## flow/config.mk

```make
export PLATFORM = sky130hd
export DESIGN_NAME = emaxi
export DESIGN_NICKNAME = emaxi
export VERILOG_FILES = /design/flow/design.v
export SDC_FILE = /design/flow/constraint.sdc
export NUM_CORES = 4
export LEC_CHECK = 0
export CAP_MARGIN = 20
export CORE_MARGIN = 2
export CORE_UTILIZATION = 72
export CTS_CLUSTER_SIZE = 15
export PLACE_DENSITY_LB_ADDON = 0.27
export SLEW_MARGIN = 20
```

## flow/constraint.sdc

```tcl
create_clock -name core_clock -period 2.22 [get_ports {m_axi_aclk}]
set_input_delay 0.4440 -clock core_clock [delete_from_list [all_inputs] [get_ports {m_axi_aclk}]]
set_output_delay 0.4440 -clock core_clock [all_outputs]
set_load 0.01 [all_outputs]
```

## flow/design.v

```verilog
module packet2emesh #(parameter AW = 32,    
		      parameter PW = 104)   
   (
    input [PW-1:0]  packet_in,
    output 	    write_in,    
    output [1:0]    datamode_in, 
    output [4:0]    ctrlmode_in, 
    output [AW-1:0] dstaddr_in,  
    output [AW-1:0] srcaddr_in,  
    output [AW-1:0] data_in  
    );
   generate
      if(PW==104)
	begin : p104
	   assign write_in           = packet_in[0];   
	   assign datamode_in[1:0]   = packet_in[2:1];   
	   assign ctrlmode_in[4:0]   = {1'b0,packet_in[6:3]};   
	   assign dstaddr_in[31:0]   = packet_in[39:8]; 	 
	   assign srcaddr_in[31:0]   = packet_in[103:72];  
	   assign data_in[31:0]      = packet_in[71:40]; 
	end
      else if(PW==136)
	begin : p136
	   assign write_in           = packet_in[0];
	   assign datamode_in[1:0]   = packet_in[2:1];  
	   assign ctrlmode_in[4:0]   = packet_in[7:3];
	   assign dstaddr_in[63:0]   = {packet_in[135:104],packet_in[39:8]}; 
	   assign srcaddr_in[63:0]   = {packet_in[71:40],packet_in[135:72]};
	   assign data_in[63:0]      = packet_in[103:40];
	end
      else if(PW==72)
	begin : p72
	   assign write_in           = packet_in[0];
	   assign datamode_in[1:0]   = packet_in[2:1];  
	   assign ctrlmode_in[4:0]   = packet_in[7:3];
	   assign dstaddr_in[31:0]   = packet_in[39:8]; 
	   assign data_in[31:0]      = packet_in[71:40];
	end
      else if(PW==40)
	begin : p40
	   assign write_in           = packet_in[0];
	   assign datamode_in[1:0]   = packet_in[2:1];  
	   assign ctrlmode_in[4:0]   = packet_in[7:3];
	   assign dstaddr_in[15:0]   = packet_in[23:8]; 
	   assign data_in[15:0]      = packet_in[39:24];
	end
      else
	begin : unknown
	end
   endgenerate
endmodule  
module emesh2packet #(parameter AW = 32,    
		      parameter PW = 104)   
   (
    input 	    write_out, 
    input [1:0]     datamode_out,
    input [4:0]     ctrlmode_out,
    input [AW-1:0]  dstaddr_out,
    input [AW-1:0]  data_out, 
    input [AW-1:0]  srcaddr_out, 
    output [PW-1:0] packet_out
    );
   assign packet_out[0]       = write_out;   
   assign packet_out[2:1]     = datamode_out[1:0];
   assign packet_out[7:3]     = ctrlmode_out[4:0];
   generate   
     if(PW==136)
	begin : p136
	   assign packet_out[39:8]    = dstaddr_out[31:0];
	   assign packet_out[71:40]   = data_out[31:0];     
	   assign packet_out[103:72]  = srcaddr_out[31:0];  
	   assign packet_out[135:104] = dstaddr_out[63:32];
	end
      else if(PW==104)
	begin : p104
	   assign packet_out[39:8]    = dstaddr_out[31:0];
	   assign packet_out[71:40]   = data_out[31:0];
	   assign packet_out[103:72]  = srcaddr_out[31:0];
	end
      else if(PW==72)
	begin : p72
	   assign packet_out[39:8]    = dstaddr_out[31:0];
	   assign packet_out[71:40]   = data_out[31:0];
	end
      else if(PW==40)
	begin : p40
	   assign packet_out[23:8]    = dstaddr_out[15:0];
	   assign packet_out[39:24]   = data_out[15:0];
	end
   endgenerate
endmodule  
module oh_dsync  #(parameter PS    = 2,         
		   parameter DELAY = 0         
		   )
   (
    input  clk,  
    input  nreset,  
    input  din,  
    output dout     
    );
   localparam ASIC = 0;   
   generate
      if(ASIC)	
	begin : g0
	   asic_dsync asic_dsync (.clk(clk),
				  .nreset(nreset),
				  .din(din),
				  .dout(dout));
	end
      else
	begin : g0
	   reg [PS:0]   sync_pipe; 
	   always @ (posedge clk or negedge nreset)		 
	     if(!nreset)
	       sync_pipe[PS:0] <= 1'b0;
	     else
	       sync_pipe[PS:0] <= {sync_pipe[PS-1:0],din};	      	      
	   assign dout = (DELAY & sync_pipe[PS]) |   
			 (~DELAY & sync_pipe[PS-1]);  
      	end 
   endgenerate
endmodule  
module oh_memory_ram  # (parameter DW    = 104,            
			 parameter DEPTH = 32,             
			 parameter AW    = $clog2(DEPTH)   
			 ) 
   ( 
    input 		rd_clk, 
    input 		rd_en,  
    input [AW-1:0] 	rd_addr,  
    output reg [DW-1:0] rd_dout,  
    input 		wr_clk, 
    input 		wr_en,  
    input [AW-1:0] 	wr_addr,  
    input [DW-1:0] 	wr_wem,  
    input [DW-1:0] 	wr_din  
    );
   reg [DW-1:0]        ram    [DEPTH-1:0];  
   integer 	       i;
   always @ (posedge rd_clk)
     if(rd_en)       
       rd_dout[DW-1:0] <= ram[rd_addr[AW-1:0]];
   always @(posedge wr_clk)    
     for (i=0;i<DW;i=i+1)
       if (wr_en & wr_wem[i]) 
         ram[wr_addr[AW-1:0]][i] <= wr_din[i];
endmodule  
module oh_memory_dp # (parameter DW    = 104,       
		       parameter DEPTH = 32,        
		       parameter PROJ  = "",        
		       parameter MCW   = 8,          
		       parameter AW    = $clog2(DEPTH)  
		       ) 
   ( 
    input 	    wr_clk,  
    input 	    wr_en,  
    input [DW-1:0]  wr_wem,  
    input [AW-1:0]  wr_addr, 
    input [DW-1:0]  wr_din,  
    input 	    rd_clk,  
    input 	    rd_en,  
    input [AW-1:0]  rd_addr, 
    output [DW-1:0] rd_dout, 
    input 	    shutdown,  
    input [MCW-1:0] memconfig,  
    input [MCW-1:0] memrepair,  
    input 	    bist_en,  
    input 	    bist_we,  
    input [DW-1:0]  bist_wem,  
    input [AW-1:0]  bist_addr,  
    input [DW-1:0]  bist_din   
    );
   localparam ASIC = 0;   
   generate
      if(ASIC)
	begin : asic
	   oh_memory_ram #(.DW(DW),
			   .DEPTH(DEPTH))	     
	   memory_dp ( 
		      .rd_dout	(rd_dout[DW-1:0]),
		      .rd_clk	(rd_clk),
		      .rd_en	(rd_en),
		      .rd_addr	(rd_addr[AW-1:0]),
		      .wr_en	(wr_en),
		      .wr_clk	(wr_clk),
		      .wr_addr	(wr_addr[AW-1:0]),
		      .wr_wem	(wr_wem[DW-1:0]),
		      .wr_din	(wr_din[DW-1:0]));
	end  
      else
	begin : generic
	   oh_memory_ram #(.DW(DW),
			   .DEPTH(DEPTH))	     
	   memory_dp ( 
		      .rd_dout	(rd_dout[DW-1:0]),
		      .rd_clk	(rd_clk),
		      .rd_en	(rd_en),
		      .rd_addr	(rd_addr[AW-1:0]),
		      .wr_en	(wr_en),
		      .wr_clk	(wr_clk),
		      .wr_addr	(wr_addr[AW-1:0]),
		      .wr_wem	(wr_wem[DW-1:0]),
		      .wr_din	(wr_din[DW-1:0]));
	end  
   endgenerate
endmodule  
module oh_fifo_sync #(parameter DW        = 104,       
		      parameter DEPTH     = 32,        
		      parameter PROG_FULL = (DEPTH/2), 
		      parameter AW = $clog2(DEPTH)     
		      ) 
(
   input 	       clk,  
   input 	       nreset,  
   input [DW-1:0]      din,  
   input 	       wr_en,  
   input 	       rd_en,  
   output [DW-1:0]     dout,  
   output 	       full,  
   output 	       prog_full,  
   output 	       empty,  
   output reg [AW-1:0] rd_count      
 );
   reg [AW-1:0]        wr_addr;
   reg [AW-1:0]        rd_addr;
   wire 	       fifo_read;
   wire 	       fifo_write;
   assign empty       = (rd_count[AW-1:0] == 0);   
   assign prog_full   = (rd_count[AW-1:0] >= PROG_FULL);   
   assign full        = (rd_count[AW-1:0] == (DEPTH-1));
   assign fifo_read   = rd_en & ~empty;
   assign fifo_write  = wr_en & ~full;
   always @ ( posedge clk or negedge nreset) 
     if(!nreset) 
       begin	   
          wr_addr[AW-1:0]   <= 'd0;
          rd_addr[AW-1:0]   <= 'b0;
          rd_count[AW-1:0]  <= 'b0;
       end 
     else if(fifo_write & fifo_read) 
       begin
	  wr_addr[AW-1:0] <= wr_addr[AW-1:0] + 'd1;
	  rd_addr[AW-1:0] <= rd_addr[AW-1:0] + 'd1;	      
       end 
     else if(fifo_write) 
       begin
	  wr_addr[AW-1:0] <= wr_addr[AW-1:0]  + 'd1;
	  rd_count[AW-1:0]<= rd_count[AW-1:0] + 'd1;	
       end 
     else if(fifo_read) 
       begin	      
          rd_addr[AW-1:0] <= rd_addr[AW-1:0]  + 'd1;
          rd_count[AW-1:0]<= rd_count[AW-1:0] - 'd1;
       end
   oh_memory_dp 
     #(.DW(DW),
       .DEPTH(DEPTH))
   mem ( 
	.rd_dout	(dout[DW-1:0]),
	.rd_clk		(clk),
	.rd_en		(fifo_read),
	.rd_addr	(rd_addr[AW-1:0]),
	.wr_clk		(clk),
	.wr_en		(fifo_write),
  	.wr_wem		({(DW){1'b1}}),
	.wr_addr	(wr_addr[AW-1:0]),
	.wr_din	        (din[DW-1:0]));
endmodule  
module emaxi( 
   wr_wait, rd_wait, rr_access, rr_packet, m_axi_awid, m_axi_awaddr,
   m_axi_awlen, m_axi_awsize, m_axi_awburst, m_axi_awlock,
   m_axi_awcache, m_axi_awprot, m_axi_awqos, m_axi_awvalid, m_axi_wid,
   m_axi_wdata, m_axi_wstrb, m_axi_wlast, m_axi_wvalid, m_axi_bready,
   m_axi_arid, m_axi_araddr, m_axi_arlen, m_axi_arsize, m_axi_arburst,
   m_axi_arlock, m_axi_arcache, m_axi_arprot, m_axi_arqos,
   m_axi_arvalid, m_axi_rready,
   wr_access, wr_packet, rd_access, rd_packet, rr_wait, m_axi_aclk,
   m_axi_aresetn, m_axi_awready, m_axi_wready, m_axi_bid, m_axi_bresp,
   m_axi_bvalid, m_axi_arready, m_axi_rid, m_axi_rdata, m_axi_rresp,
   m_axi_rlast, m_axi_rvalid
   );
   parameter M_IDW  = 12;
   parameter PW     = 104;
   parameter AW     = 32;
   parameter DW     = 32;
   input 	       wr_access;
   input [PW-1:0]      wr_packet;   
   output 	       wr_wait;
   input 	       rd_access;
   input [PW-1:0]      rd_packet;
   output 	       rd_wait;
   output 	       rr_access;
   output [PW-1:0]     rr_packet;
   input 	       rr_wait;
   input  	       m_axi_aclk;     
   input  	       m_axi_aresetn;  
   output [M_IDW-1:0]  m_axi_awid;     
   output [31 : 0]     m_axi_awaddr;   
   output [7 : 0]      m_axi_awlen;    
   output [2 : 0]      m_axi_awsize;   
   output [1 : 0]      m_axi_awburst;  
   output              m_axi_awlock;   
   output [3 : 0]      m_axi_awcache;  
   output [2 : 0]      m_axi_awprot;   
   output [3 : 0]      m_axi_awqos;    
   output 	       m_axi_awvalid;  
   input 	       m_axi_awready;  
   output [M_IDW-1:0]  m_axi_wid;     
   output [63 : 0]     m_axi_wdata;    
   output [7 : 0]      m_axi_wstrb;    
   output 	       m_axi_wlast;    
   output 	       m_axi_wvalid;   
   input 	       m_axi_wready;   
   input [M_IDW-1:0]   m_axi_bid;
   input [1 : 0]       m_axi_bresp;    
   input 	       m_axi_bvalid;   
   output 	       m_axi_bready;   
   output [M_IDW-1:0]  m_axi_arid;     
   output [31 : 0]     m_axi_araddr;   
   output [7 : 0]      m_axi_arlen;    
   output [2 : 0]      m_axi_arsize;   
   output [1 : 0]      m_axi_arburst;  
   output              m_axi_arlock;   
   output [3 : 0]      m_axi_arcache;  
   output [2 : 0]      m_axi_arprot;   
   output [3 : 0]      m_axi_arqos;    
   output 	       m_axi_arvalid;  
   input 	       m_axi_arready;  
   input [M_IDW-1:0]   m_axi_rid;      
   input [63 : 0]      m_axi_rdata;    
   input [1 : 0]       m_axi_rresp;    
   input 	       m_axi_rlast;    
   input 	       m_axi_rvalid;   
   output 	       m_axi_rready;   
   reg [31 : 0]        m_axi_awaddr;
   reg [7:0] 	       m_axi_awlen;
   reg [2:0] 	       m_axi_awsize;
   reg 		       m_axi_awvalid;
   reg [63 : 0]        m_axi_wdata;
   reg [63 : 0]        m_axi_rdata_reg;
   reg [7 : 0] 	       m_axi_wstrb;
   reg 		       m_axi_wlast;
   reg 		       m_axi_wvalid;
   reg 		       awvalid_b;
   reg [31:0] 	       awaddr_b;
   reg [2:0] 	       awsize_b;
   reg [7:0] 	       awlen_b;
   reg 		       wvalid_b;
   reg [63:0] 	       wdata_b;
   reg [7:0] 	       wstrb_b;
   reg [63 : 0]        wdata_aligned;
   reg [7 : 0] 	       wstrb_aligned;
   reg 		       rr_access;
   reg [31:0] 	       rr_data;
   reg [31:0] 	       rr_srcaddr;
   reg [3:0] 	       rr_datamode;
   reg [3:0] 	       rr_ctrlmode;
   reg [31:0] 	       rr_dstaddr;
   reg [63:0] 	       m_axi_rdata_fifo;
   reg 		       rr_access_fifo;
   wire 	       aw_go;
   wire 	       w_go;
   wire 	       readinfo_wren;
   wire 	       readinfo_full;
   wire [40:0] 	       readinfo_out;
   wire [40:0] 	       readinfo_in;
   wire 	       awvalid_in;
   wire [1:0] 	       wr_datamode;
   wire [AW-1:0]       wr_dstaddr;
   wire [DW-1:0]       wr_data;
   wire [AW-1:0]       wr_srcaddr;
   wire [1:0] 	       rd_datamode;
   wire [4:0] 	       rd_ctrlmode;
   wire [AW-1:0]       rd_dstaddr;
   wire [AW-1:0]       rd_srcaddr;
   wire [1:0] 	       rr_datamode_fifo;
   wire [3:0] 	       rr_ctrlmode_fifo;
   wire [31:0] 	       rr_dstaddr_fifo;
   wire [2:0] 	       rr_alignaddr_fifo;
   wire [103:0]        packet_out;   
   wire 	       fifo_prog_full;
   wire 	       fifo_full;   	
   wire 	       fifo_rd_en;
   wire 	       fifo_wr_en;
   packet2emesh p2e_rxwr (
			  .write_in		(),
			  .datamode_in		(wr_datamode[1:0]),
			  .ctrlmode_in		(),
			  .dstaddr_in		(wr_dstaddr[AW-1:0]),
			  .data_in		(wr_data[DW-1:0]),
			  .srcaddr_in		(wr_srcaddr[AW-1:0]),
			  .packet_in		(wr_packet[PW-1:0])
			  );
   packet2emesh p2e_rxrd (
			  .write_in		(),
			  .datamode_in		(rd_datamode[1:0]),
			  .ctrlmode_in		(rd_ctrlmode[4:0]),
			  .dstaddr_in		(rd_dstaddr[AW-1:0]),
			  .data_in		(),
			  .srcaddr_in		(rd_srcaddr[AW-1:0]),
			  .packet_in		(rd_packet[PW-1:0])
			  );
   emesh2packet e2p (
		     .packet_out	(rr_packet[PW-1:0]),
		     .write_out		(1'b1),
		     .datamode_out	(rr_datamode[1:0]),
		     .ctrlmode_out	({1'b0,rr_ctrlmode[3:0]}),
		     .dstaddr_out	(rr_dstaddr[AW-1:0]),
		     .data_out		(rr_data[DW-1:0]),
		     .srcaddr_out	(rr_srcaddr[AW-1:0])
		     );
   assign m_axi_awid[M_IDW-1:0]  = {(M_IDW){1'b0}};
   assign m_axi_awburst[1:0]	= 2'b01;  
   assign m_axi_awcache[3:0]	= 4'b0000;  
   assign m_axi_awprot[2:0]	= 3'b000;
   assign m_axi_awqos[3:0]	= 4'b0000;
   assign m_axi_awlock          = 1'b0;
   assign m_axi_arid[M_IDW-1:0] = {(M_IDW){1'b0}};
   assign m_axi_arburst[1:0]	= 2'b01;  
   assign m_axi_arcache[3:0]	= 4'b0000;
   assign m_axi_arprot[2:0]	= 3'h0;
   assign m_axi_arqos[3:0]	= 4'h0;
   assign m_axi_arlock          = 1'b0;
   assign m_axi_bready    	= 1'b1; 
   assign m_axi_wid[M_IDW-1:0]  = {(M_IDW){1'b0}};
   assign aw_go       = m_axi_awvalid & m_axi_awready;
   assign w_go        = m_axi_wvalid  & m_axi_wready;
   assign wr_wait     = awvalid_b | wvalid_b;
   assign awvalid_in  = wr_access & ~awvalid_b & ~wvalid_b;
   always @( posedge m_axi_aclk )     
     if(!m_axi_aresetn) 
       begin
          m_axi_awvalid      <= 1'b0;
          m_axi_awaddr[31:0] <= 32'd0;
          m_axi_awlen[7:0]   <= 8'd0;
          m_axi_awsize[2:0]  <= 3'd0;	  
          awvalid_b          <= 1'b0;
          awaddr_b           <= 'd0;
          awlen_b[7:0]       <= 'd0;
          awsize_b[2:0]      <= 'd0;
       end 
     else 
       begin
          if( ~m_axi_awvalid | aw_go ) 
	    begin
               if( awvalid_b ) 
		 begin
		    m_axi_awvalid       <= 1'b1;
		    m_axi_awaddr[31:0]  <= awaddr_b[31:0];
		    m_axi_awlen[7:0]    <= awlen_b[7:0];
		    m_axi_awsize[2:0]   <= awsize_b[2:0];
		 end 
	      else 
		begin
		   m_axi_awvalid       <= awvalid_in;
		   m_axi_awaddr[31:0]  <= wr_dstaddr[31:0];
		   m_axi_awlen[7:0]    <= 8'b0;
		   m_axi_awsize[2:0]   <= { 1'b0, wr_datamode[1:0]};
		end
	    end
          if( awvalid_in & m_axi_awvalid & ~aw_go )
            awvalid_b <= 1'b1;
          else if( aw_go )
            awvalid_b <= 1'b0;
         if( awvalid_in )
	   begin
              awaddr_b[31:0]  <= wr_dstaddr[31:0];
              awlen_b[7:0]    <= 8'b0;
              awsize_b[2:0]   <= { 1'b0, wr_datamode[1:0] };
         end        
       end  
   always @*
     case( wr_datamode[1:0] )        
       2'b00:    wdata_aligned[63:0] = { 8{wr_data[7:0]}};
       2'b01:    wdata_aligned[63:0] = { 4{wr_data[15:0]}};
       2'b10:    wdata_aligned[63:0] = { 2{wr_data[31:0]}};
       default: wdata_aligned[63:0]  = { wr_srcaddr[31:0], wr_data[31:0]};
     endcase
   always @*
     begin
	case(wr_datamode[1:0])
          2'd0:  
            case(wr_dstaddr[2:0])
              3'd0:    wstrb_aligned[7:0] = 8'h01;
              3'd1:    wstrb_aligned[7:0] = 8'h02;
              3'd2:    wstrb_aligned[7:0] = 8'h04;
              3'd3:    wstrb_aligned[7:0] = 8'h08;
              3'd4:    wstrb_aligned[7:0] = 8'h10;
              3'd5:    wstrb_aligned[7:0] = 8'h20;
              3'd6:    wstrb_aligned[7:0] = 8'h40;
              default: wstrb_aligned[7:0] = 8'h80;
            endcase
          2'd1:  
            case(wr_dstaddr[2:1])
              2'd0:    wstrb_aligned[7:0] = 8'h03;
              2'd1:    wstrb_aligned[7:0] = 8'h0c;
              2'd2:    wstrb_aligned[7:0] = 8'h30;
              default: wstrb_aligned[7:0] = 8'hc0;
            endcase
          2'd2:  
            if(wr_dstaddr[2])
	      wstrb_aligned[7:0] = 8'hf0;
            else
	      wstrb_aligned[7:0] = 8'h0f;
	  2'd3: 
	    wstrb_aligned[7:0] = 8'hff;
	endcase  
     end  
   always @ (posedge m_axi_aclk )
     if(~m_axi_aresetn) 
       begin	  
	  m_axi_wvalid      <= 1'b0;
          m_axi_wdata[63:0] <= 64'b0;
          m_axi_wstrb[7:0]  <= 8'b0;
          m_axi_wlast       <= 1'b1;  
          wvalid_b          <= 1'b0;
          wdata_b[63:0]     <= 64'b0;
          wstrb_b[7:0]      <= 8'b0;         
       end 
     else 
       begin
          if( ~m_axi_wvalid | w_go ) 
	    begin
            if( wvalid_b ) 
	      begin
		 m_axi_wvalid       <= 1'b1;
		 m_axi_wdata[63:0]  <= wdata_b[63:0];
		 m_axi_wstrb[7:0]   <= wstrb_b[7:0];
              end 
	    else 
	      begin
		 m_axi_wvalid       <= awvalid_in;
		 m_axi_wdata[63:0]  <= wdata_aligned[63:0];
		 m_axi_wstrb[7:0]   <= wstrb_aligned[7:0];
              end
            end  
         if( wr_access & m_axi_wvalid & ~w_go )
           wvalid_b <= 1'b1;
         else if( w_go )
           wvalid_b <= 1'b0;
          if( awvalid_in ) 
	    begin
               wdata_b[63:0] <= wdata_aligned[63:0];
               wstrb_b[7:0]  <= wstrb_aligned[7:0];
            end
       end  
   assign  readinfo_in[40:0] = {rd_srcaddr[31:0], 
				rd_dstaddr[2:0],  
				rd_ctrlmode[3:0], 
				rd_datamode[1:0]  
				};
   wire sync_nreset;   
   oh_dsync dsync(.dout	(sync_nreset),
	       .clk	(m_axi_aclk),
	       .nreset       (1'b1),
	       .din	(m_axi_aresetn)
	       );
   oh_fifo_sync #(.DW(104), 
		   .DEPTH(32)) 
   fifo_async (.full		(fifo_full),
	       .prog_full	(fifo_prog_full),
	       .dout		(packet_out[103:0]),
	       .empty		(),
	       .nreset		(sync_nreset),
	       .clk	        (m_axi_aclk),
	       .wr_en		(fifo_wr_en),
	       .din		({63'b0,readinfo_in[40:0]}),
	       .rd_en		(fifo_rd_en)
	       ); 
   assign  rr_datamode_fifo[1:0]  = packet_out[1:0];
   assign  rr_ctrlmode_fifo[3:0]  = packet_out[5:2];
   assign  rr_alignaddr_fifo[2:0] = packet_out[8:6];
   assign  rr_dstaddr_fifo[31:0]  = packet_out[40:9];
   assign    m_axi_araddr[31:0]   = rd_dstaddr[31:0];
   assign    m_axi_arsize[2:0]    = {1'b0, rd_datamode[1:0]};
   assign    m_axi_arlen[7:0]     = 8'd0;  
   assign    m_axi_arvalid        = rd_access & ~fifo_prog_full;  
   assign    fifo_wr_en           = m_axi_arvalid & m_axi_arready ;
   assign    rd_wait              = ~m_axi_arready | fifo_prog_full; 
   assign    fifo_rd_en           =  m_axi_rvalid & m_axi_rready; 
   assign    m_axi_rready         = ~rr_wait;  
   always @ (posedge m_axi_aclk)
     if(!m_axi_aresetn) 
       begin
	  rr_access_fifo  <= 1'b0;	  
	  rr_access       <= 1'b0;	  
       end
     else	 
       begin
	  rr_access_fifo   <= fifo_rd_en;
	  rr_access        <= rr_access_fifo;	  
       end
   always @ (posedge m_axi_aclk)    
     begin	  
	m_axi_rdata_fifo[63:0] <= m_axi_rdata[63:0];      	  
	rr_datamode[1:0]       <= rr_datamode_fifo[1:0];
	rr_ctrlmode[3:0]       <= rr_ctrlmode_fifo[3:0];
	rr_dstaddr[31:0]       <= rr_dstaddr_fifo[31:0];	  
	case(rr_datamode_fifo[1:0]) 
          2'd0:   
            case(rr_alignaddr_fifo[2:0])
	      3'd0:     rr_data[31:0] <= {24'b0,m_axi_rdata_fifo[7:0]};
	      3'd1:     rr_data[31:0] <= {24'b0,m_axi_rdata_fifo[15:8]};
	      3'd2:     rr_data[31:0] <= {24'b0,m_axi_rdata_fifo[23:16]};
	      3'd3:     rr_data[31:0] <= {24'b0,m_axi_rdata_fifo[31:24]};
	      3'd4:     rr_data[31:0] <= {24'b0,m_axi_rdata_fifo[39:32]};
	      3'd5:     rr_data[31:0] <= {24'b0,m_axi_rdata_fifo[47:40]};
	      3'd6:     rr_data[31:0] <= {24'b0,m_axi_rdata_fifo[55:48]};
	      3'd7:     rr_data[31:0] <= {24'b0,m_axi_rdata_fifo[63:56]};
	      default:  rr_data[31:0] <= {24'b0,m_axi_rdata_fifo[7:0]};
            endcase	    
          2'd1:   
            case(rr_alignaddr_fifo[2:1])
	      2'd0:    rr_data[31:0] <= {16'b0,m_axi_rdata_fifo[15:0]};
	      2'd1:    rr_data[31:0] <= {16'b0,m_axi_rdata_fifo[31:16]};
	      2'd2:    rr_data[31:0] <= {16'b0,m_axi_rdata_fifo[47:32]};
	      2'd3:    rr_data[31:0] <= {16'b0,m_axi_rdata_fifo[63:48]};
	      default: rr_data[31:0] <= {16'b0,m_axi_rdata_fifo[15:0]};
            endcase
          2'd2:   
	    begin
               if(rr_alignaddr_fifo[2])
		 rr_data[31:0] <= m_axi_rdata_fifo[63:32];
               else
		 rr_data[31:0] <= m_axi_rdata_fifo[31:0];
	    end
          2'd3: 
	    begin  
	       rr_data[31:0]     <= m_axi_rdata_fifo[31:0];
	       rr_srcaddr[31:0]  <= m_axi_rdata_fifo[63:32];
            end
        endcase         
     end  
endmodule  
```

## flow/run.sh

```bash
#!/bin/bash
# the make line also repeats each setting of config.mk as NAME=value (left out here)
make -C /OpenROAD-flow-scripts/flow DESIGN_CONFIG=/design/flow/config.mk WORK_HOME=/design/flow/orfs CLKGATE_MAP_FILE= finish
```

==> insert_results.sql, run 1 <==
-- physical implementation figures
INSERT INTO impl_metrics (metric_group, metric, value, unit) VALUES
('critical_path', 'cp_slowest_cell', 'sky130_fd_sc_hd__a22oi_1', ''),
('floorplanning', 'num_rows', '112', ''),
('synth', 'synth.cellmix.compoundShare', '6.40', '%'),
('place', 'dp.cells', '5957', ''),
('global_routing', 'globalRoute.totalOverflow', '0', ''),
('sta', 'timing.max_slew.rel_slack', '33.6', '%'),
('synth', 'yosys.area_share.adder', '0.248', '%'),
('synth', 'netlist.top_cell.by_instances', 'sky130_fd_sc_hd__edfxtp_1', ''),
('critical_path', 'crit_path_start', 'fifo_async.rd_addr[1]', ''),
('critical_path', 'r2r_cells', '7', ''),
('status', 'violatedChecks', 'negative setup slack', ''),
('synth', 'synth-edff-count', '1385', ''),
('sta', 'final_critical_path_setup_slack', '-0.461', 'ns'),
('critical_path', 'reg2reg_setup_slack', '-0.46', 'ns'),
('route', 'drt_pre_antenna_iters', '10', ''),
('place', 'gp_congestion', '0.894', ''),
('sta', 'period_used_share', '121', '%'),
('synth', 'proportion_of_synthesized_area_in_mux_cells', '12.2', '%'),
('global_routing', 'grt_start_max_net_pins', '59', ''),
('synth', 'ys_cells', '4217', ''),
('global_routing', 'antenna_found_initial', '21', ''),
('sta', 'setup_total_negative_slack', '-16.82', 'ns'),
('synth', 'fraction_of_post_synthesis_cell_area_in_the_top_cell_type_by_area', '61.6', '%'),
('power', 'p_int', '67.9', 'mW'),
('critical_path', 'timing_worst_setup_path_type', 'reg2reg', ''),
('sta', 'final_worst_path_period_need', '2.68', 'ns'),
('floorplanning', 'initial_utilization', '72.5', '%'),
('power', 'clk-power', '30.1', 'mW'),
('synth', 'synth.cellmix.xorXnorShare', '0.130', '%'),
('place', 'detailed_place_hpwl', '113000', 'um'),
('critical_path', 'slowest_delay', '0.54', 'ns'),
('critical_path', 'critical_path.most_common_cell', 'sky130_fd_sc_hd__buf_12', ''),
('sta', 'max_freq', '373', 'MHz'),
('worst_hold_path', 'whs_path_depth', '1', ''),
('sta', 'hold_viol_final', '0', ''),
('global_routing', 'grt_pass1_wl', '312000', 'um'),
('clock_tree', 'clock_tree.htree_level_count', '4', ''),
('global_routing', 'grt_util_met1', '56.4', '%'),
('route', 'drt_iter0_markers', '9201', ''),
('clock_tree', 'tritoncts', 'yes', ''),
('global_routing', 'top_usage_layer', 'met2', ''),
('clock_tree', 'clock-sinks', '1754', ''),
('run', 'max_cap_violations', '0', ''),
('critical_path', 'worst-path-buf-inv', '3', ''),
('clock_tree', 'cts_hold_repair.buffers', '0', ''),
('run', 'warnings', '106', ''),
('synth', 'top_area_cell', 'sky130_fd_sc_hd__edfxtp_1', ''),
('power', 'leakage', '29.2', 'nW'),
('synth', 'synthTopCellsByCount', '1,385 x sky130_fd_sc_hd__edfxtp_1, 422 x sky130_fd_sc_hd__mux2i_1, 354 x sky130_fd_sc_hd__dfxtp_1, 277 x sky130_fd_sc_hd__a21oi_1, 245 x sky130_fd_sc_hd__nand2_1', ''),
('global_routing', 'gr-usage-all-layers', '45.7', '%'),
('sta', 'grt_setup_unrepaired', 'true', ''),
('status', 'run_status', 'complete, but fails checks', ''),
('route', 'vias_per_cell', '7.43', ''),
('sta', 'timing.clock.skew', '0.0581', 'ns'),
('cells_and_area', 'final_util', '89.4', '%'),
('cells_and_area', 'finish.net_count', '5254', ''),
('power', 'pwr.group.combinational', '33.0', 'mW'),
('power', 'p_seq', '38.9', 'mW'),
('sta', 'finalSetupViolCount', '213', ''),
('synth', 'syn_inst', '4217', ''),
('power', 'netSwitchingFraction', '33.5', '%'),
('power', 'p_per_area', '1230', 'nW/um^2'),
('clock_tree', 'cts.clk_slew.worst_paths', '0.07', 'ns'),
('critical_path', 'critPathTopFamily', 'buffers and inverters', ''),
('critical_path', 'r2r_end', 'fifo_async.mem.generic.memory_dp.rd_dout[24]', ''),
('global_routing', 'grt_pass1_vias', '44400', ''),
('power', 'share_comb_of_total_power', '32.4', '%'),
('floorplanning', 'pin_count', '646', ''),
('synth', 'yosys_warnings', '4', ''),
('synth', 'main_logic_family_after_synthesis', 'multiplexers', '');
metrics by stage:
| step | hold WS [ns] | instance area, sq um | power [mW] | setup WS, ns |
|---|---|---|---|---|
| 4_1_cts | 0.0786 | 82200 | 96.0 | -0.182 |
| 6_report | 0.0815 | 83200 | 102 | -0.461 |
| 3_5_place_dp | 0.316 | 75900 | 64.7 | -0.300 |
| 5_1_grt | 0.0842 | 83200 | 103 | -0.408 |
| 3_3_place_gp | 0.310 | 75900 | 63.7 | -0.287 |
| 2_1_floorplan | 0.180 | 68100 | 54.0 | -0.471 |
layout make-up:
cell class                      count  area, sq um
Tap cell                         1254         1570
Timing Repair Buffer              848         9390
Sequential cell                  1754        49100
Multi-Input combinational cell   2141        17500
Clock buffer                      213         4540
Clock inverter                     92          978
Fill cell                        3261         9870
Antenna cell                       11         27.5
Inverter                           22         90.1
per-layer routing:
metal | vias up | wire length (um)
li1 | 17500 | -
met3 | 1610 | 39000
met5 | - | 229
met1 | 22200 | 70200
met4 | 22 | 21900
met2 | 5765 | 110000
what timing repair did:
action	in CTS	in global routing
gates resized	109	140
setup buffers	21	22
pin swaps	18	26
cloned	8	16
endpoints found under the hold margin	0	0
endpoints found under the setup margin	53	361
==> inputs of run 2 (changes only) <==
ABC_AREA = 0   (was default)
CORE_ASPECT_RATIO = 1.5   (was default)
CORE_UTILIZATION = 62   (was 72)
CTS_CLUSTER_DIAMETER = 211   (was default)
CTS_CLUSTER_SIZE = default   (was 15)
PLACE_DENSITY_LB_ADDON = 0.01   (was 0.27)
SETUP_SLACK_MARGIN = 0.16   (was default)
clock period = 2.11 ns   (was 2.22 ns; I/O delays follow)
==> run 2 against run 1 <==
Still fails the layout checks on negative setup slack. Sequential power grew 5%. Clock skew fell by 0.026 ns. Maximum frequency grew 16%. Sequential share of layout area down 2.1 points. Setup slack gained 0.25 ns. Die area increased by 16%. Combinational power up 1%. Clock-buffer cell count shrank 2. Cell count increased by 5.9%. Final area rose by 3.7%. Power grew 0.67%. Area after synthesis unchanged.
==> insert_results.sql, run 2 <==
-- physical implementation figures
INSERT INTO impl_metrics (metric_group, metric, value, unit) VALUES
('synth', 'proportion_of_synthesized_area_in_mux_cells', '12.2', '%'),
('synth', 'main_logic_family_after_synthesis', 'multiplexers', ''),
('sta', 'final_critical_path_setup_slack', '-0.211', 'ns'),
('power', 'p_per_area', '1190', 'nW/um^2'),
('power', 'power_frac_clock', '27.9', '%'),
('power', 'power_group_with_the_largest_share', 'sequential cells', ''),
('critical_path', 'critical_path_end', 'fifo_async.mem.generic.memory_dp.rd_dout[14]', ''),
('clock_tree', 'cts_hold_repair.buffers', '0', ''),
('sta', 'hold_viol_final', '0', ''),
('cells_and_area', 'final_util', '79.8', '%'),
('worst_hold_path', 'hold_path.startpoint', 'm_axi_rdata[50]', ''),
('place', 'dpl-instance-area', '77300', 'sq um'),
('sta', 'final_worst_path_period_need', '2.32', 'ns'),
('critical_path', 'path_max_fanout', '6', ''),
('critical_path', 'reg2reg_setup_slack', '-0.21', 'ns'),
('sta', 'finalSetupViolCount', '405', ''),
('clock_tree', 'clock.latency.late_pin', '0.79', 'ns'),
('critical_path', 'critPathTopFamily', 'buffers and inverters', ''),
('critical_path', 'critical_path.most_common_cell', 'sky130_fd_sc_hd__buf_12', ''),
('critical_path', 'slowest_delay', '0.51', 'ns'),
('floorplanning', 'chip_area', '112000', 'sq um'),
('worst_hold_path', 'timing.hold.worst_endpoint', 'm_axi_rdata_fifo[50]', ''),
('synth', 'ys_cells', '4217', ''),
('sta', 'period_used_share', '110', '%'),
('critical_path', 'worst-endpoint-required', '2.60', 'ns'),
('synth', 'synth_sequential_area_ratio', '72.7', '%'),
('synth', 'fraction_of_post_synthesis_cell_area_in_the_top_cell_type_by_area', '61.6', '%'),
('clock_tree', 'clock-sinks', '1754', ''),
('clock_tree', 'cts_max_path_buffers', '3', ''),
('synth', 'yosys_warnings', '4', ''),
('synth', 'synth.cellmix.compoundShare', '6.40', '%'),
('sta', 'tightest_slew', '0.867', 'ns'),
('critical_path', 'worstSetupStartpointType', 'flip-flop', ''),
('critical_path', 'worst_r2r_src', 'fifo_async.rd_addr[0]', ''),
('power', 'p_seq', '40.7', 'mW'),
('route', 'drt_wl_total', '207000', 'um'),
('synth', 'synthTopCellsByCount', '1,385 x sky130_fd_sc_hd__edfxtp_1, 422 x sky130_fd_sc_hd__mux2i_1, 354 x sky130_fd_sc_hd__dfxtp_1, 277 x sky130_fd_sc_hd__a21oi_1, 245 x sky130_fd_sc_hd__nand2_1', ''),
('global_routing', 'gr-usage-all-layers', '33.0', '%'),
('synth', 'syn_inst', '4217', ''),
('clock_tree', 'tritoncts.num_buffers', '156', ''),
('sta', 'timing.clock.skew', '0.0324', 'ns'),
('cells_and_area', 'layout-area-overhead-vs-synth', '27.8', '%'),
('critical_path', 'cp_slowest_cell', 'sky130_fd_sc_hd__mux4_2', ''),
('run', 'warnings', '105', ''),
('critical_path', 'crit_path_start', 'fifo_async.rd_addr[0]', ''),
('worst_hold_path', 'whs_path_depth', '1', ''),
('critical_path', 'r2r_cells', '8', ''),
('place', 'portBuffers', '431', ''),
('synth', 'postSynth.topFlopCell', 'sky130_fd_sc_hd__edfxtp_1', ''),
('sta', 'setup_total_negative_slack', '-13.82', 'ns'),
('synth', 'ys.flops', '1754', ''),
('power', 'pwr.group.combinational', '33.4', 'mW'),
('place', 'detailed_place_hpwl', '120000', 'um'),
('clock_tree', 'cts.root.buffer_cell', 'sky130_fd_sc_hd__clkbuf_16', ''),
('place', 'dp.cells', '6233', ''),
('place', 'dp_slack', '-0.359', 'ns'),
('critical_path', 'worstPathArrival', '2.81', 'ns'),
('critical_path', 'r2r_end', 'fifo_async.mem.generic.memory_dp.rd_dout[14]', ''),
('sta', 'whs', '0.0835', 'ns'),
('critical_path', 'timing_worst_setup_path_type', 'reg2reg', ''),
('route', 'vias_per_cell', '6.30', ''),
('global_routing', 'grt_pass1_vias', '40000', ''),
('route', 'drtAntennaViolNets', '0', ''),
('synth', 'top_area_cell', 'sky130_fd_sc_hd__edfxtp_1', ''),
('sta', 'grt_setup_unrepaired', 'true', ''),
('floorplanning', 'num_rows', '148', ''),
('critical_path', 'crit_end_category', 'flip-flop', ''),
('synth', 'yosys.area_share.adder', '0.248', '%'),
('critical_path', 'timing.critical_path.depth', '8', ''),
('power', 'share_comb_of_total_power', '32.5', '%'),
('global_routing', 'grt_pass1_wl', '266000', 'um'),
('synth', 'synth.cellmix.xorXnorShare', '0.130', '%'),
('floorplanning', 'die_height', '408', 'um'),
('cells_and_area', 'finish.net_count', '5463', ''),
('place', 'gp_congestion', '0.876', ''),
('synth', 'synth-area-yosys', '67500', 'sq um'),
('global_routing', 'antenna_found_initial', '9', ''),
('power', 'pwr-share-seq', '39.6', '%'),
('route', 'avgRoutedWirePerCell', '30.8', 'um'),
('run', 'max_cap_violations', '0', ''),
('power', 'netSwitchingFraction', '30.4', '%'),
('floorplanning', 'pin_count', '646', ''),
('worst_hold_path', 'hold_path_class', 'in2reg', ''),
('power', 'clk-power', '28.6', 'mW'),
('synth', 'synthesis.area', '67500', 'sq um'),
('sta', 'timing.max_slew.rel_slack', '42.1', '%'),
('synth', 'netlist.top_cell.by_instances', 'sky130_fd_sc_hd__edfxtp_1', ''),
('synth', 'syn_area_per_cell', '16.0', 'sq um'),
('global_routing', 'grt_start_max_net_pins', '58', ''),
('power', 'power.ir.vdd_worst', '0.941', 'mV'),
('power', 'leakage', '31.0', 'nW'),
('synth', 'synth-simple-area-share', '5.01', '%'),
('critical_path', 'cp_cell_sequence', 'buf_12 -> buf_8 -> buf_12 -> mux4_2 -> nor2b_4 -> a21oi_2 -> buf_4 -> nand4_1', ''),
('floorplanning', 'initial_utilization', '62.4', '%'),
('sta', 'max_freq', '431', 'MHz'),
('status', 'run_status', 'complete, but fails checks', ''),
('synth', 'synth_cell_type_count', '61', ''),
('clock_tree', 'clock_tree.htree_level_count', '4', ''),
('power', 'design_power_total', '103', 'mW'),
('floorplanning', 'die.size.x', '273', 'um'),
('sta', 'report.final.slew_viol_count', '0', ''),
('route', 'drt_iter0_markers', '4684', ''),
('global_routing', 'globalRoute.totalOverflow', '0', ''),
('route', 'drt_pre_antenna_iters', '6', ''),
('status', 'violatedChecks', 'negative setup slack', ''),
('cells_and_area', 'stdcell_count', '6707', ''),
('power', 'netSwitchingPower', '31.2', 'mW'),
('synth', 'ys_async_sr_fraction', '0.855', '%'),
('clock_tree', 'cts.clk_slew.worst_paths', '0.07', 'ns'),
('floorplanning', 'fp.coreArea', '108000', 'sq um'),
('power', 'p_int', '71.5', 'mW'),
('route', 'routed-via-count', '42300', ''),
('critical_path', 'worst-path-buf-inv', '4', ''),
('cells_and_area', 'design_area', '86300', 'sq um'),
('clock_tree', 'tritoncts', 'yes', ''),
('synth', 'synth-edff-count', '1385', ''),
('route', 'drc', '0', ''),
('synth', 'top_cells_by_area', 'sky130_fd_sc_hd__edfxtp_1 62%, sky130_fd_sc_hd__dfxtp_1 11%, sky130_fd_sc_hd__mux2i_1 6.3%, sky130_fd_sc_hd__mux4_2 5.7%, sky130_fd_sc_hd__a22oi_1 2.1%', '');
==> run 2: repair_timing <==
item                                    4_1_cts  5_1_grt
pin swaps                                    18       52
buffers inserted                             34       62
resized                                     350      193
endpoints found under the setup margin      272     1335
gates cloned                                  8       70
==> run 2: layout make-up <==
class,count,area [sq um]
fillers,5983,21900
inverters,22,104
repair buffers,1065,12700
clock buffers,211,4210
well taps,1425,1780
diodes,11,27.5
clock inverters,78,841
multi-input cells,2141,17500
flip-flops and latches,1754,49100
==> run 2: per-layer routing <==
| metal | track usage (%) | part of all wire (%) | vias to the layer above | wire length, um |
|---|---|---|---|---|
| li1 | - | - | 18000 | - |
| met1 | 39.7 | 33 | 21100 | 68000 |
| met2 | 57.4 | 51 | 2495 | 104000 |
| met3 | 5.14 | 8.0 | 684 | 16500 |
| met4 | 17.2 | 8.6 | 0 | 17700 |
| met5 | 0 | 0 | - | 0 |
==> inputs of run 3 (changes only) <==
ABC_AREA = 1   (was 0)
CORE_ASPECT_RATIO = default   (was 1.5)
CORE_UTILIZATION = 72   (was 62)
CTS_CLUSTER_DIAMETER = 67   (was 211)
CTS_CLUSTER_SIZE = 10   (was default)
PLACE_DENSITY_LB_ADDON = default   (was 0.01)
SETUP_SLACK_MARGIN = default   (was 0.16)
clock period = 2.01 ns   (was 2.11 ns; I/O delays follow)
==> run 3 against run 2 <==
Still fails the layout checks on negative setup slack. Sequential power is 5% higher. Power is 22% higher. Combinational power is 49% higher. Clock skew is 0.012 ns higher. Cell count is 28% higher. Synthesized cell count is 53% higher. Final area is 2.0% higher. Critical path depth is 2 higher. Flip-flop count stayed put. First-iteration DRC count went up to 2.8 times the previous value. Worst hold slack worse by 0.062 ns. Critical path type unchanged.
==> insert_results.sql, run 3 <==
-- physical implementation figures
INSERT INTO impl_metrics (metric_group, metric, value, unit) VALUES
('status', 'run_status', 'complete, but fails checks', ''),
('status', 'violatedChecks', 'negative setup slack', ''),
('power', 'clk-power', '32.9', 'mW'),
('critical_path', 'worstPathArrival', '2.96', 'ns'),
('worst_hold_path', 'whs_path_depth', '1', ''),
('floorplanning', 'die.size.x', '315', 'um'),
('global_routing', 'globalRoute.totalOverflow', '0', ''),
('synth', 'synth_cell_type_count', '42', ''),
('sta', 'final_critical_path_setup_slack', '-0.371', 'ns'),
('sta', 'grt_setup_unrepaired', 'true', ''),
('synth', 'top_cells_by_area', 'sky130_fd_sc_hd__edfxtp_1 60%, sky130_fd_sc_hd__nand2_1 13%, sky130_fd_sc_hd__dfxtp_1 10%, sky130_fd_sc_hd__nand3_1 5.4%, sky130_fd_sc_hd__a21oi_1 2.9%', ''),
('power', 'pwr-share-seq', '34.0', '%'),
('sta', 'report.final.slew_viol_count', '0', ''),
('sta', 'finalSetupViolCount', '43', ''),
('power', 'share_comb_of_total_power', '39.8', '%'),
('route', 'drc', '0', ''),
('clock_tree', 'tritoncts.num_buffers', '193', ''),
('critical_path', 'worst-path-buf-inv', '4', ''),
('cells_and_area', 'num-fill-cells', '3439', ''),
('critical_path', 'critPathTopFamily', 'simple AND/OR/NAND/NOR gates', ''),
('global_routing', 'grt_pass1_wl', '351000', 'um'),
('synth', 'yosys.area_share.adder', '0.226', '%'),
('route', 'drtAntennaViolNets', '0', ''),
('route', 'drt_wl_total', '272000', 'um'),
('synth', 'synth.cellmix.compoundShare', '5.43', '%'),
('place', 'gp_congestion', '0.940', ''),
('clock_tree', 'clock.latency.late_pin', '0.85', 'ns'),
('power', 'pwr.group.combinational', '49.9', 'mW'),
('place', 'dp.cells', '8158', ''),
('power', 'netSwitchingPower', '49.2', 'mW'),
('critical_path', 'timing.critical_path.depth', '10', ''),
('synth', 'ys_async_sr_fraction', '0.855', '%'),
('floorplanning', 'initial_utilization', '72.4', '%'),
('synth', 'synthesis.area', '69800', 'sq um'),
('synth', 'yosys_warnings', '4', ''),
('sta', 'period_used_share', '118', '%'),
('worst_hold_path', 'hold_path.startpoint', 'm_axi_rdata[45]', ''),
('clock_tree', 'clock_tree.htree_level_count', '4', ''),
('critical_path', 'cp_cell_sequence', 'buf_8 -> inv_16 -> buf_12 -> buf_8 -> nand2_1 -> nand2_1 -> nand2_1 -> nand3_2 -> nand3_2 -> nand2_2', ''),
('synth', 'netlist.top_cell.by_instances', 'sky130_fd_sc_hd__nand2_1', ''),
('run', 'warnings', '108', ''),
('power', 'netSwitchingFraction', '39.3', '%'),
('synth', 'syn_inst', '6472', ''),
('route', 'drt_pre_antenna_iters', '9', ''),
('route', 'drt_iter0_markers', '13100', ''),
('sta', 'timing.max_slew.rel_slack', '41.9', '%'),
('route', 'vias_per_cell', '7.05', ''),
('synth', 'synth-edff-count', '1385', ''),
('power', 'power_frac_clock', '26.2', '%'),
('critical_path', 'r2r_end', 'fifo_async.mem.generic.memory_dp.rd_dout[22]', ''),
('place', 'portBuffers', '431', ''),
('synth', 'top_area_cell', 'sky130_fd_sc_hd__edfxtp_1', ''),
('power', 'leakage', '34.4', 'nW'),
('clock_tree', 'cts.clk_slew.worst_paths', '0.06', 'ns'),
('critical_path', 'worst-endpoint-required', '2.59', 'ns'),
('cells_and_area', 'layout-area-overhead-vs-synth', '26.0', '%'),
('power', 'p_int', '76.2', 'mW'),
('critical_path', 'crit_end_category', 'flip-flop', ''),
('synth', 'syn_area_per_cell', '10.8', 'sq um'),
('cells_and_area', 'stdcell_count', '8588', ''),
('synth', 'main_logic_family_after_synthesis', 'simple AND/OR/NAND/NOR gates', ''),
('synth', 'ys.flops', '1754', ''),
('sta', 'max_freq', '420', 'MHz'),
('route', 'routed-via-count', '60600', ''),
('critical_path', 'critical_path.most_common_cell', 'sky130_fd_sc_hd__nand2_1', ''),
('global_routing', 'grt_start_max_net_pins', '78', ''),
('critical_path', 'path_max_fanout', '12', ''),
('global_routing', 'gr-usage-all-layers', '48.2', '%'),
('synth', 'proportion_of_synthesized_area_in_mux_cells', '0', '%'),
('synth', 'postSynth.topFlopCell', 'sky130_fd_sc_hd__edfxtp_1', ''),
('power', 'p_per_area', '1420', 'nW/um^2');
[run 3: cell type report]
class / count / area [sq um] / share of cell area [%]
Antenna cell: 14 / 35.0 / 0.0398
Clock buffer: 319 / 5370 / 6.10
Clock inverter: 11 / 156 / 0.178
Inverter: 115 / 495 / 0.563
Multi-Input combinational cell: 4194 / 20600 / 23.4
Sequential cell: 1754 / 49100 / 55.8
Tap cell: 1276 / 1600 / 1.81
Timing Repair Buffer: 902 / 10700 / 12.2
Timing Repair inverter: 3 / 28.8 / 0.0327
[run 3: metal layers]
metal  track usage [%]  vias up  wire length, um
li1                  -    23400                -
met1              57.7    27500            75900
met4              37.1       10            30500
met3              13.0     2342            46800
met5                 0        -               92
met2              75.3     7280           119000
[run 3: stage by stage]
stage / utilization, % / setup slack, ns / area, sq um / setup TNS (ns) / total power [mW]
after global placement: 81.5 / -0.496 / 78600 / -550.59 / 77.1
after detailed placement: 81.5 / -0.524 / 78600 / -598.45 / 78.2
after floorplan: - / -0.181 / 70500 / -156.53 / 62.0
after CTS: 89.4 / -0.189 / 86200 / -4.91 / 115
after global routing: 91.3 / -0.348 / 88000 / -7.93 / 127
final: 91.3 / -0.371 / 88000 / -7.28 / 125
[run 3: timing repair]
action	CTS	global route
cloned	30	13
buffers inserted	36	12
endpoints found under the setup margin	255	1272
gates resized	509	369
pin swaps	68	166
hold buffers	1	0
hold endpoints to repair	1	0
No activity file was given, so power comes from the tool's default toggle rates.
